==> inputs of run D <==
// usb_interface_v1_0
module usb_interface_v1_0 #
(
	parameter RESET_CYCLES = 100,
	parameter  C_M00_AXI_START_DATA_VALUE	= 32'h00000000,
	parameter  C_M00_AXI_TARGET_SLAVE_BASE_ADDR	= 32'h00000000,
	parameter integer C_M00_AXI_ADDR_WIDTH	= 32,
	parameter integer C_M00_AXI_DATA_WIDTH	= 32,
	parameter integer C_M00_AXI_TRANSACTIONS_NUM	= 4
) (
	input wire [(8 - 1):0] usb_data_in,
	output wire [(8 - 1):0] usb_data_out,
	output wire usb_data_oe,
	input wire [(1 + 4 + 4 + 16)-8-1:0] usb_addr,
	input wire usb_rd_n,
	input wire usb_wr_n,
	input wire usb_ce_n,
	output wire sw_reset_n,
	input wire  m00_axi_aclk,
	input wire  m00_axi_aresetn,
	output wire [C_M00_AXI_ADDR_WIDTH-1 : 0] m00_axi_awaddr,
	output wire [2 : 0] m00_axi_awprot,
	output wire  m00_axi_awvalid,
	input wire  m00_axi_awready,
	output wire [C_M00_AXI_DATA_WIDTH-1 : 0] m00_axi_wdata,
	output wire [C_M00_AXI_DATA_WIDTH/8-1 : 0] m00_axi_wstrb,
	output wire  m00_axi_wvalid,
	input wire  m00_axi_wready,
	input wire [1 : 0] m00_axi_bresp,
	input wire  m00_axi_bvalid,
	output wire  m00_axi_bready,
	output wire [C_M00_AXI_ADDR_WIDTH-1 : 0] m00_axi_araddr,
	output wire [2 : 0] m00_axi_arprot,
	output wire  m00_axi_arvalid,
	input wire  m00_axi_arready,
	input wire [C_M00_AXI_DATA_WIDTH-1 : 0] m00_axi_rdata,
	input wire [1 : 0] m00_axi_rresp,
	input wire  m00_axi_rvalid,
	output wire  m00_axi_rready
);
export LEC_CHECK = 0
export ABC_AREA = 1
export CAP_MARGIN = 35
export CORE_MARGIN = 2
export CORE_UTILIZATION = 72
export CTS_CLUSTER_DIAMETER = 151
export CTS_CLUSTER_SIZE = 10
export PLACE_DENSITY_LB_ADDON = 0.2
export SETUP_SLACK_MARGIN = 0.83
export SLEW_MARGIN = 20
create_clock -name core_clock -period 2.81 [get_ports {m00_axi_aclk}]
run.sh (not shown) runs the stock make flow with config.mk's settings and CLKGATE_MAP_FILE=.
==> run K: changes against run D <==
- ABC_AREA: 1 -> unset
- CAP_MARGIN: 35 -> 20
- CORE_UTILIZATION: 72 -> 70
- CTS_CLUSTER_DIAMETER: 151 -> 54
- CTS_CLUSTER_SIZE: 10 -> 40
- PLACE_DENSITY_LB_ADDON: 0.2 -> unset
- SETUP_SLACK_MARGIN: 0.83 -> 0.84
==> flow/constraint.sdc (replaced) <==
create_clock -name core_clock -period 3.39 [get_ports {m00_axi_aclk}]
set_input_delay 0.6780 -clock core_clock [delete_from_list [all_inputs] [get_ports {m00_axi_aclk}]]
set_output_delay 0.6780 -clock core_clock [all_outputs]
set_load 0.01 [all_outputs]
==> run E: changes against run D <==
- ABC_AREA: 1 -> unset
- CAP_MARGIN: 35 -> 40
- CTS_CLUSTER_DIAMETER: 151 -> unset
- CTS_CLUSTER_SIZE: 10 -> 68
- PLACE_DENSITY_LB_ADDON: 0.2 -> unset
- SETUP_SLACK_MARGIN: 0.83 -> unset
- TNS_END_PERCENT: unset -> 5
==> flow/constraint.sdc (replaced) <==
create_clock -name core_clock -period 3.05 [get_ports {m00_axi_aclk}]
set_input_delay 0.6100 -clock core_clock [delete_from_list [all_inputs] [get_ports {m00_axi_aclk}]]
set_output_delay 0.6100 -clock core_clock [all_outputs]
set_load 0.01 [all_outputs]
==> notes <==
Run D stopped in global routing (GRT-0232). Run E completed and failed the layout checks on setup timing. Run K went through all stages and came out clean. Final cell count: run E is lower than run K (about 1.2%). Between run K and run E, the lower non-clock buffer count is in run E (gap 90). Between run E and run K, the lower sequential power is in run K (gap about 11%, measured against run K). Between run E and run K, the lower clock power is in run K (gap 17%, measured against run K). Of run E and run K, run K has the higher combinational power (gap about 0.9%, measured against run K). Between run K and run E, the lower register-to-register slack is in run E (gap 0.24 ns). In run K the first-iteration DRC count is higher than in run E, by 27%. Against run E, the clock skew of run K is higher by 0.026 ns. Worst setup slack: run K is higher than run E (0.24 ns). In critical path depth, run E and run K do not differ.

========
==> v9: inputs <==
Starting RTL as in the previous note.
clock: 2.81 ns
lec_check: 0
abc_area: 1
cap_margin: 20
core_margin: 2
core_utilization: 72
cts_cluster_diameter: 151
place_density: 0.6
setup_slack_margin: 0.83
slew_margin: 20
==> v4 (differences from v9) <==
Settings changed: CAP_MARGIN 20 to 10, CELL_PAD_IN_SITES_DETAIL_PLACEMENT set to 2, CELL_PAD_IN_SITES_GLOBAL_PLACEMENT set to 1, CORE_MARGIN 2 to 10, CORE_UTILIZATION 72 to 68, CTS_CLUSTER_DIAMETER 151 to not set, SETUP_SLACK_MARGIN 0.83 to not set.
==> flow/constraint.sdc (replaced) <==
create_clock -name core_clock -period 10.0 [get_ports {m00_axi_aclk}]
set_input_delay 2.0000 -clock core_clock [delete_from_list [all_inputs] [get_ports {m00_axi_aclk}]]
set_output_delay 2.0000 -clock core_clock [all_outputs]
set_load 0.01 [all_outputs]
==> results <==
- v9 aborted during 5_1_grt on GRT-0232. v4 did not get past 3_1_place_gp_skip_io.
- In synthesized area, v9 and v4 do not differ.
- Of v9 and v4, v4 has the higher die size (gap 15%, measured against v4).
- Synthesized cell count is the same in v4 and v9.
==> figures <==
	v9	v4
Result of the run	stopped before the end	stopped before the end
Last stage reached	5_1_grt	3_1_place_gp_skip_io
Dominant synthesized flop cell	sky130_fd_sc_hd__dfrtp_1	sky130_fd_sc_hd__dfrtp_1
Seq/Total Area, Yosys	0.529	0.529
Chip area estimate from yosys synthesis	62500 µm²	62500 µm²
Yosys adder share	0.0175	0.0175
Die X-Extent	299 µm	323 µm
Top-area cell type share of the netlist area	0.479	0.479
Warnings from Yosys	4	4
Synthesized netlist cell count	7655	7655
Die height	299 µm	323 µm
Area fraction in mux cells	0.000640	0.000640
Synth area leader	sky130_fd_sc_hd__dfrtp_1	sky130_fd_sc_hd__dfrtp_1
Number of synthesized flops with an enable pin	0	0
Cell with the most instances after synthesis	sky130_fd_sc_hd__nand2_1	sky130_fd_sc_hd__nand2_1
Library cells used by synthesis	64	64
Post-Syn Area	62500 µm²	62500 µm²
Placeable core area	86500 µm²	91500 µm²
Floorplan die area	89200 µm²	104000 µm²
Syn_area_per_cell	8.17 µm²	8.17 µm²
Cells in synth_stat.txt	7655	7655
FP Core Util	0.723	0.683
Std cell rows	108	111
Synth Area in Compound Gates	0.145	0.145
No activity file was given, so power comes from the tool's default toggle rates.
